Design maxfinder, start of the top module:
module maxfinder(clk, rst, start, x1, x2, x3, x4, eps, done, result);
input clk, start, rst;
input [4:0] x1, x2, x3, x4, eps;
output done;
output [4:0] result;
wire wen, wenep, sel, zer;
DataPath datapath(clk, rst, x1, x2, x3, x4, eps, wen, wenep, sel, zer, result);
controller con(clk, rst, start, zer, wen, wenep, sel, done);
endmodule
Settings: LEC_CHECK=0, ABC_AREA=1, CAP_MARGIN=20, CORE_ASPECT_RATIO=0.5, CORE_MARGIN=2, CORE_UTILIZATION=72, CTS_CLUSTER_DIAMETER=334, CTS_CLUSTER_SIZE=96, PLACE_DENSITY=0.43, SETUP_SLACK_MARGIN=1.63, SLEW_MARGIN=20, TNS_END_PERCENT=10; clock period 5.51 ns.
run.sh (not shown) runs the stock make flow with config.mk's settings and CLKGATE_MAP_FILE=.
Rerun with:
- CORE_ASPECT_RATIO: 0.5 -> not set
- CTS_CLUSTER_DIAMETER: 334 -> 221
- CTS_CLUSTER_SIZE: 96 -> not set
- PLACE_DENSITY: 0.43 -> not set
- SETUP_SLACK_MARGIN: 1.63 -> not set
- TNS_END_PERCENT: 10 -> not set
- clock period: 5.51 -> 3.73 ns (I/O delays scaled with it)
Result: This time the run failed in 5_1_grt, error GRT-0116; die area goes down by 0.35%; synthesized area is unchanged; synthesized cell count is unchanged.
Rerun with:
- CORE_ASPECT_RATIO: not set -> 1.37
- CTS_CLUSTER_SIZE: not set -> 92
- SETUP_SLACK_MARGIN: not set -> 0.72
Result:
- The new run stopped in 5_1_grt (GRT-0116)
- die area stays flat
- area after synthesis stays the same
- synthesized cell count does not change
Rerun with:
- ABC_AREA: 1 -> not set
- CORE_ASPECT_RATIO: 1.37 -> not set
- CTS_CLUSTER_DIAMETER: 221 -> not set
- CTS_CLUSTER_SIZE: 92 -> not set
- PLACE_DENSITY: not set -> 0.67
- SETUP_SLACK_MARGIN: 0.72 -> not set
- clock period: 3.73 -> 5.58 ns (I/O delays scaled with it)
This time the run reached the layout checks and failed them: negative setup slack.
Synthesized area came out lower slightly.
Synthesized cell count came out lower by roughly a tenth.
Die area came out lower slightly.

* * *

Starting RTL as in the previous note.
Design maxfinder, start of the top module:
module maxfinder(clk, rst, start, x1, x2, x3, x4, eps, done, result);
make LEC_CHECK=0 ABC_AREA=1 CAP_MARGIN=20 CORE_MARGIN=2 CORE_UTILIZATION=64 CTS_CLUSTER_DIAMETER=334 CTS_CLUSTER_SIZE=96 PLACE_DENSITY=0.43 SLEW_MARGIN=20 TNS_END_PERCENT=10 finish   # period 3.68 ns
The first run finished with negative setup slack left.
Then changed:
Settings changed: ABC_AREA 1 to unset, CORE_UTILIZATION 64 to 40, CTS_CLUSTER_DIAMETER 334 to unset, CTS_CLUSTER_SIZE 96 to unset, PLACE_DENSITY 0.43 to unset, TNS_END_PERCENT 10 to unset.
Clock period 3.68 ns to 9.0 ns, I/O delays scaled along.
Now the flow went through all stages and came out clean.
Worst setup slack is better by 3.9 ns.
Sequential power is lower by 61%.
Via count is lower by 13%.
Wire length is lower by 13%.
Total power is lower by 72%.
Flip-flop count is unchanged.
Final cell count is lower by 12%.
Clock-buffer cell count is lower by 1.
Final area is lower by 14%.
Then changed:
Settings changed: CTS_CLUSTER_DIAMETER set to 394, CTS_CLUSTER_SIZE set to 98, SETUP_SLACK_MARGIN set to 1.81.
After rerunning:
- worst setup slack is unchanged
- non-clock buffer count is unchanged
- first-iteration DRC count does not change
- design area stays the same
- routed wire length stays the same
- global-route usage does not change
- utilization stays the same
- sequential share of layout area stays the same
- clock skew is unchanged
Then changed:
Settings changed: ABC_AREA set to 0, CAP_MARGIN 20 to 35, CELL_PAD_IN_SITES_GLOBAL_PLACEMENT set to 1, CORE_ASPECT_RATIO set to 0.5, CTS_CLUSTER_DIAMETER 394 to 400, GPL_ROUTABILITY_DRIVEN set to 0, SETUP_SLACK_MARGIN 1.81 to -0.17, SLEW_MARGIN 20 to 0, TNS_END_PERCENT set to 20.
=>
- count of clock-buffer cells in the layout does not change
- worst setup slack loses 0.043 ns
- core utilization came out higher by 0.75 points
- synthesized cell count does not change
- maximum frequency came out lower by 0.66%
- sequential share of layout area came out lower by 0.18 points
- combinational power barely changes
- wire length came out higher by 13%
- hold slack hardly moves
- power came out higher by 5.6%

* * *

## job 101
maxfinder again, from the RTL that the note above started with.
## maxfinder
module maxfinder(clk, rst, start, x1, x2, x3, x4, eps, done, result);
Settings: LEC_CHECK=0, CAP_MARGIN=20, CORE_ASPECT_RATIO=1.18, CORE_MARGIN=2, CORE_UTILIZATION=72, CTS_CLUSTER_DIAMETER=396, CTS_CLUSTER_SIZE=25, PLACE_DENSITY_LB_ADDON=0.0, SETUP_SLACK_MARGIN=1.21, SLEW_MARGIN=20; clock period 6.07 ns.
Job 101 reached the end of the flow, and the finished layout is clean on the timing, design-rule and antenna checks.
diff inputs: job 101 => job 102
# job 101
export LEC_CHECK = 0
export CAP_MARGIN = 20
export CORE_ASPECT_RATIO = 1.18
export CORE_MARGIN = 2
export CORE_UTILIZATION = 72
export CTS_CLUSTER_DIAMETER = 396
export CTS_CLUSTER_SIZE = 25
export PLACE_DENSITY_LB_ADDON = 0.0
export SETUP_SLACK_MARGIN = 1.21
export SLEW_MARGIN = 20
create_clock -name core_clock -period 6.07 [get_ports {clk}]
# job 102
export LEC_CHECK = 0
export CAP_MARGIN = 20
export CORE_MARGIN = 2
export CORE_UTILIZATION = 46
export SLEW_MARGIN = 20
create_clock -name core_clock -period 6.57 [get_ports {clk}]
==> results <==
Job 101: PASS, flow complete, no timing, DRC or antenna violations. Looking at the reports, job 102 completed the entire flow and the layout it produced met the timing, design-rule and antenna checks. Per the comparison of job 102 with job 101, overall power went down about 14%, critical path depth saw a decrease, worst setup slack fell by 0.027 ns, finished layout cell area shrank by 7.3%. [job 102] wire length of the first global-routing pass fell 5400 µm relative to job 101. Register-to-register slack came out lower on job 102 than on job 101. Job 102: max-slew headroom at the worst pin 9.7 points above job 101.
The following lists how job 103 was set up differently from job 102:
# job 102
export LEC_CHECK = 0
export CAP_MARGIN = 20
export CORE_MARGIN = 2
export CORE_UTILIZATION = 46
export SLEW_MARGIN = 20
create_clock -name core_clock -period 6.57 [get_ports {clk}]
# job 103
export LEC_CHECK = 0
export CAP_MARGIN = 20
export CORE_MARGIN = 2
export CORE_UTILIZATION = 65
export SLEW_MARGIN = 20
create_clock -name core_clock -period 5.01 [get_ports {clk}]
--- outcome ---
Nothing crashed in job 103 and all stages finished; the problem is that the final layout failed, the offending checks being setup timing.
In job 103, the share of power burned in combinational logic came out 9.6 points above the value in job 102.
Delta (job 103 minus job 102): non-clock buffer count picked up an extra 280%, global-route usage picked up an extra 12 points.
Between job 103 and job 102, the clock skew figures differ only marginally.
As of job 103, met2 routed wirelength had risen by more than 10% compared to job 102.
Job 103 against job 102: power in the clock group now sits higher; worst setup slack now sits lower.
Job 103 vs job 102: wire length of the first global-routing pass up by more than 10%
The following lists how job 104 was set up differently from job 103:
# job 103
export LEC_CHECK = 0
export CAP_MARGIN = 20
export CORE_MARGIN = 2
export CORE_UTILIZATION = 65
export SLEW_MARGIN = 20
create_clock -name core_clock -period 5.01 [get_ports {clk}]
# job 104
export LEC_CHECK = 0
export ABC_AREA = 1
export CAP_MARGIN = 20
export CORE_MARGIN = 2
export CORE_UTILIZATION = 72
export CTS_CLUSTER_SIZE = 74
export HOLD_SLACK_MARGIN = 0.29
export PLACE_DENSITY_LB_ADDON = 0.26
export SLEW_MARGIN = 20
create_clock -name core_clock -period 5.01 [get_ports {clk}]
## What came out
Compared with job 103, job 104 shows a lower chip footprint.
Job 104 did not finish: a tool error stopped it during global routing (5_1_grt).
Of job 104 and job 103, the lower initial standard-cell utilization of the core belongs to job 103.
Job 104 vs job 103 — number of cell instances after yosys synthesis climbed by more than 10%
Looking at adder-cell area share of the yosys netlist, job 104 sits below job 103.
In job 104 the XOR/XNOR share of the synthesized area turned out 0.44 points lower than in job 103.
| number of resized instances in the post-cts repair step | job 104 vs job 103 | about 100% higher |
[inputs] job 105 vs job 104
# job 104
export LEC_CHECK = 0
export ABC_AREA = 1
export CAP_MARGIN = 20
export CORE_MARGIN = 2
export CORE_UTILIZATION = 72
export CTS_CLUSTER_SIZE = 74
export HOLD_SLACK_MARGIN = 0.29
export PLACE_DENSITY_LB_ADDON = 0.26
export SLEW_MARGIN = 20
create_clock -name core_clock -period 5.01 [get_ports {clk}]
# job 105
export LEC_CHECK = 0
export ABC_AREA = 1
export CAP_MARGIN = 20
export CORE_MARGIN = 2
export CORE_UTILIZATION = 72
export CTS_CLUSTER_DIAMETER = 236
export CTS_CLUSTER_SIZE = 74
export PLACE_DENSITY = 0.35
export SLEW_MARGIN = 20
create_clock -name core_clock -period 5.01 [get_ports {clk}]
Notes after the runs:
Job 105: flow complete, layout not clean; failing: setup timing. Job 104 → job 105: number of setup buffers added after CTS down 6, area fraction in mux cells was more or less identical, number of placed instances, taps included saw a decrease, core utilization at floorplan was more or less identical. Job 104 -> job 105: cell area after technology mapping delta 0, exact match. In job 105 relative to job 104, estimated wirelength of the detail-placed design had gone down by a few percent. Job 104 -> job 105: synthesized cell count delta 0, exact match.
Power is estimated from default activity; no workload was simulated.
